## ICMS
module ICMS(
    input CLK,
    input RST,
    input radar_echo,
    input scan_for_target,
    input [31:0] jet_speed,
    input [31:0] max_safe_distance,
    input [5:0] wind,
    input thunderstorm,
    input [1:0] visibility,
    input signed [7:0] temperature,
    output radar_pulse_trigger,
    output [31:0] distance_to_target,
    output safe_to_engage,
    output threat_detected,
    output emergency_landing_alert,
    output [1:0] ECSU_state,  
    output [1:0] ARTAU_state
);
   wire severe_weather;
   ARTAU artau_inst (
       .radar_echo(radar_echo),
       .scan_for_target(scan_for_target),
       .jet_speed(jet_speed),
       .max_safe_distance(max_safe_distance),
       .RST(RST),
       .CLK(CLK),
       .radar_pulse_trigger(radar_pulse_trigger),
       .distance_to_target(distance_to_target),
       .threat_detected(threat_detected),
       .ARTAU_state(ARTAU_state)
   );
   ECSU ecsu_inst (
       .CLK(CLK),
       .RST(RST),
       .thunderstorm(thunderstorm),
       .wind(wind),
       .visibility(visibility),
       .temperature(temperature),
       .severe_weather(severe_weather),
       .emergency_landing_alert(emergency_landing_alert),
       .ECSU_state(ECSU_state)
   );
  ...
Size in the first run: roughly 3100 cells after synthesis, roughly 110 flip-flops, roughly 130 I/O pins, about 25000 µm² of cells after synthesis.
==> flow/config.mk <==
export PLATFORM = sky130hd
export DESIGN_NAME = ICMS
export DESIGN_NICKNAME = ICMS
export VERILOG_FILES = /design/flow/design.v
export SDC_FILE = /design/flow/constraint.sdc
export NUM_CORES = 4
export LEC_CHECK = 0
export CAP_MARGIN = 20
export CORE_MARGIN = 2
export CORE_UTILIZATION = 72
export CTS_CLUSTER_SIZE = 40
export PLACE_DENSITY_LB_ADDON = 0.26
export SLEW_MARGIN = 20
==> flow/constraint.sdc <==
create_clock -name core_clock -period 24.4 [get_ports {CLK}]
set_input_delay 4.8800 -clock core_clock [delete_from_list [all_inputs] [get_ports {CLK}]]
set_output_delay 4.8800 -clock core_clock [all_outputs]
set_load 0.01 [all_outputs]
run.sh (not shown) runs the stock make flow with config.mk's settings and CLKGATE_MAP_FILE=.
The baseline aborted during clock tree synthesis.
Rerun with:
CORE_UTILIZATION = 40   (was 72)
CTS_CLUSTER_SIZE = not set   (was 40)
PLACE_DENSITY_LB_ADDON = not set   (was 0.26)
clock period = 29.0 ns   (was 24.4 ns; I/O delays follow)
The new run completed with no timing, DRC or antenna violations.
Synthesized area is unchanged.
Die area rose by well over a third.
Synthesized cell count is unchanged.
Rerun with:
CORE_UTILIZATION = 72   (was 40)
CTS_CLUSTER_DIAMETER = 396   (was not set)
clock period = 15.6 ns   (was 29.0 ns; I/O delays follow)
=> The changed run aborted during detailed placement (DPL-0033); die area went down by 44%; synthesized area is unchanged; synthesized cell count does not change.
Rerun with:
CORE_UTILIZATION = 71   (was 72)
CTS_CLUSTER_DIAMETER = not set   (was 396)
CTS_CLUSTER_SIZE = 33   (was not set)
clock period = 25.8 ns   (was 15.6 ns; I/O delays follow)
This time the run produced a layout that fails on negative setup slack.
Synthesized area is unchanged.
Die size rises by 1.4%.
Synthesized cell count does not change.

---

Setup of v46:
ICMS again, from the RTL that the note above started with.
Design ICMS, start of the top module:
module ICMS(
    input CLK,
    input RST,
    input radar_echo,
    input scan_for_target,
    input [31:0] jet_speed,
    input [31:0] max_safe_distance,
    input [5:0] wind,
    input thunderstorm,
    input [1:0] visibility,
    input signed [7:0] temperature,
    output radar_pulse_trigger,
    output [31:0] distance_to_target,
    output safe_to_engage,
    output threat_detected,
    output emergency_landing_alert,
    output [1:0] ECSU_state,  
    output [1:0] ARTAU_state
);
   wire severe_weather;
   ARTAU artau_inst (
       .radar_echo(radar_echo),
       .scan_for_target(scan_for_target),
       .jet_speed(jet_speed),
       .max_safe_distance(max_safe_distance),
       .RST(RST),
       .CLK(CLK),
       .radar_pulse_trigger(radar_pulse_trigger),
       .distance_to_target(distance_to_target),
       .threat_detected(threat_detected),
       .ARTAU_state(ARTAU_state)
   );
   ECSU ecsu_inst (
       .CLK(CLK),
       .RST(RST),
       .thunderstorm(thunderstorm),
       .wind(wind),
  ...
Settings: LEC_CHECK=0, ABC_AREA=1, CAP_MARGIN=20, CORE_MARGIN=2, CORE_UTILIZATION=71, CTS_CLUSTER_DIAMETER=236, CTS_CLUSTER_SIZE=33, HOLD_SLACK_MARGIN=-0.1, PLACE_DENSITY=0.37, SETUP_SLACK_MARGIN=4.78, SLEW_MARGIN=20; clock period 16.1 ns.
As the logs show, v46 stopped at global routing after a tool error, so it never reached the end of the flow.
What v48 does differently from v46 at the input level:
Settings: HOLD_SLACK_MARGIN removed (was -0.1); PLACE_DENSITY removed (was 0.37); SETUP_SLACK_MARGIN removed (was 4.78); CORE_UTILIZATION changed from 71 to 58; CTS_CLUSTER_SIZE changed from 33 to 73; CTS_CLUSTER_DIAMETER removed (was 236); the clock period (ns, I/O delays scaled along) changed from 16.1 to 23.5.
Findings:
- Between v46 and v48, number of placed cells counting well taps decreased.
- Re core area: v46 was lower than v48.
- [compare] base=v46 new=v48: area after detailed placement fell about 14%; top-level I/O count about even; count of standard-cell rows rose 12%; area of the die rose 22%.
- What v46 reported for width of the chip has to be multiplied by 1.10 to get the figure for v48.
- v48 completed; timing, DRC and antenna clean
- v48 vs. v46: cell resize tally after clock tree synthesis went down by 271.
- As far as sink count of the clock tree is concerned, v48 and v46 perform about the same.
- On count of buffers added by post-CTS timing repair for setup, the lower figure sits with v48, not v46.
Here is what was changed in the inputs of v44 compared with v48.
Settings: CTS_CLUSTER_SIZE no longer set, was 73; ABC_AREA no longer set, was 1; the clock period (ns, I/O delays scaled along) now 24.4, was 23.5.
==> results <==
- v44 against v48: die outline area went up by 4.1%, synthesized-area fraction occupied by ao, oa, aoi and oai cells went up 19 points, floorplan-stage core utilization now sits higher.
- For v48, the launch point of the worst path was artau_inst.elapsed_time[5]$_DFFE_PP0N_, unlike v44, where it was artau_inst.elapsed_time[3]$_DFFE_PP0N_.
- The flow completed for v44, but it is not clean: the layout still shows negative setup slack.
- v44: length of routed met2 wiring 47% above v48
For v9, these inputs were changed with respect to v44:
Settings: setting SETUP_SLACK_MARGIN to 1.25 for the first time; changing CORE_UTILIZATION from 58 to 40; changing the clock period (ns, I/O delays scaled along) from 24.4 to 29.0.
Findings:
Across v44 and v9, a clean result was obtained everywhere but in v44. Layout checks on v44: not met. Flow itself completed; violations: negative setup slack. Relative to v44, post-layout minimum cycle time has gone up in v9. Compared with v44, in v9 final worst setup slack higher, routed length on met2 lower, final cycle utilization of the critical path lower, achievable frequency lower.
Input-level comparison between v16 and v9:
Settings: SETUP_SLACK_MARGIN: 1.25 -> unset; the clock period (ns, I/O delays scaled along): 29.0 -> 30.0.
Notes after the runs:
v16 was carried through to the last stage, and its layout satisfied the timing, design-rule and antenna checks. Non-clock buffer count is higher on v9. The critical path endpoint comes out artau_inst.distance2[1]$_DFFE_PP_ in one run and artau_inst.distance2[0]$_DFFE_PP_ in the other, namely in v16 and v9 respectively. Comparing v16 and v9, the lower post-route fraction of the period consumed by the critical path is on v9. [compare] base=v9 new=v16: clock slew at the register clock pins of the worst setup and hold paths did not really move; global-route usage shrank by 0.32 points. Re setup slack after layout: v9 was higher than v16.

---

v11:
ICMS again, from the RTL that the note above started with.
clock: 11.6 ns
lec_check: 0
abc_area: 1
cap_margin: 40
core_margin: 2
core_utilization: 72
cts_cluster_diameter: 397
cts_cluster_size: 16
place_density: 0.35
setup_slack_margin: 3.0
slew_margin: 20
v11 got as far as 4_1_cts, where a tool error ended the run.
--- input diff v11..v39 ---
- PLACE_DENSITY removed (was 0.35)
- CORE_UTILIZATION changed from 72 to 71
- CTS_CLUSTER_SIZE removed (was 16)
- CTS_CLUSTER_DIAMETER removed (was 397)
- CAP_MARGIN changed from 40 to 20
- ABC_AREA removed (was 1)
- SETUP_SLACK_MARGIN removed (was 3.0)
- the clock period (ns, I/O delays scaled along) changed from 11.6 to 29.0
Results
- v39 | status: complete | timing, DRC, antenna: pass
- The post-placement setup slack of v39 is higher than that of v11.
- In the tables for v11 and v39, mean cell area of the mapped netlist reads higher with v39.
- Taking v11 as the reference, in v39 yosys stat chip area higher; xor and xnor fraction of the mapped netlist area higher.
- Changes observed in v39 relative to v11: synthesized cell count now sits lower, core region area went up.
The inputs of v41 differ from those of v39 as listed below.
- CORE_UTILIZATION changed from 71 to 58
- TNS_END_PERCENT newly set to 5
- the clock period (ns, I/O delays scaled along) changed from 29.0 to 19.1
### Flow results
No crash in v41: every stage finished, but the layout fails its final checks due to setup timing. | clock-buffer cell count | higher: v39 |. Summary of v41 over v39: overall routed net length climbed 10%, via total after detailed routing went up 2,291, total number of clock tree sinks held steady, overall global routing resource usage decreased 3.1 points.
Changes in v45 relative to v41:
- a change of CORE_UTILIZATION from 58 to 66
- a deleted TNS_END_PERCENT that had been 5
- a change of the clock period (ns, I/O delays scaled along) from 19.1 to 24.5
Notes after the runs:
5_1_grt: v45 exited with error. In v41 the implementation completed, yet the final layout does not meet the checks, the culprit being setup timing. v41 → v45: final weighted congestion in routability-driven placement increased by 4.1% relative to the old numbers; placed instance count now sits lower; share of flip-flops with an asynchronous set or reset neither gained nor lost much. Compared to v41, v45 was floorplanned on a smaller die.
#### Input delta (v38 over v45)
- CORE_UTILIZATION now 56, was 66
- the clock period (ns, I/O delays scaled along) now 23.5, was 24.5
Notes after the runs:
Completing all stages was not enough for v38: its layout failed the final checks because of setup timing. Post-detailed-placement half-perimeter wirelength, v45 and v38: larger value in v45. [diff] pre-CTS setup slack, v38 relative to v45: regression. Number of standard-cell rows in the floorplan: higher on v38. v38 vs. v45: initial standard-cell utilization of the core has decreased; routability congestion estimate shows a reduction of 0.033; standard cell core area picked up an extra 6600 sq um. Per the comparison of v38 with v45, synthesized-area fraction occupied by xor and xnor cells saw little to no change; area of the die saw an increase.
Changes in v17 relative to v38:
- MAX_ROUTING_LAYER newly set to met4
- CORE_UTILIZATION changed from 56 to 66
- the clock period (ns, I/O delays scaled along) changed from 23.5 to 24.7
Findings:
Tool error GRT-0232 stopped v17 during 5_1_grt; no final results.
Comparing v38 and v17, post-cts gate resize count is lower on v17.
Standard cell area after detailed placement of v17 falls short of that of v38 by a few percent.
v38 -> v17: synthesized cell count delta 0, exact match
Relative to v38, total core area decreased by about 15% in v17.
| effective utilization at floorplan | lower: v38 |
Die outline height is higher on v38
Number of placement rows: v17 vs v38 down 6
Of v38 and v17, the lower die size belongs to v17.
v17 vs v38, post-placement cell count went down by 4.6%.
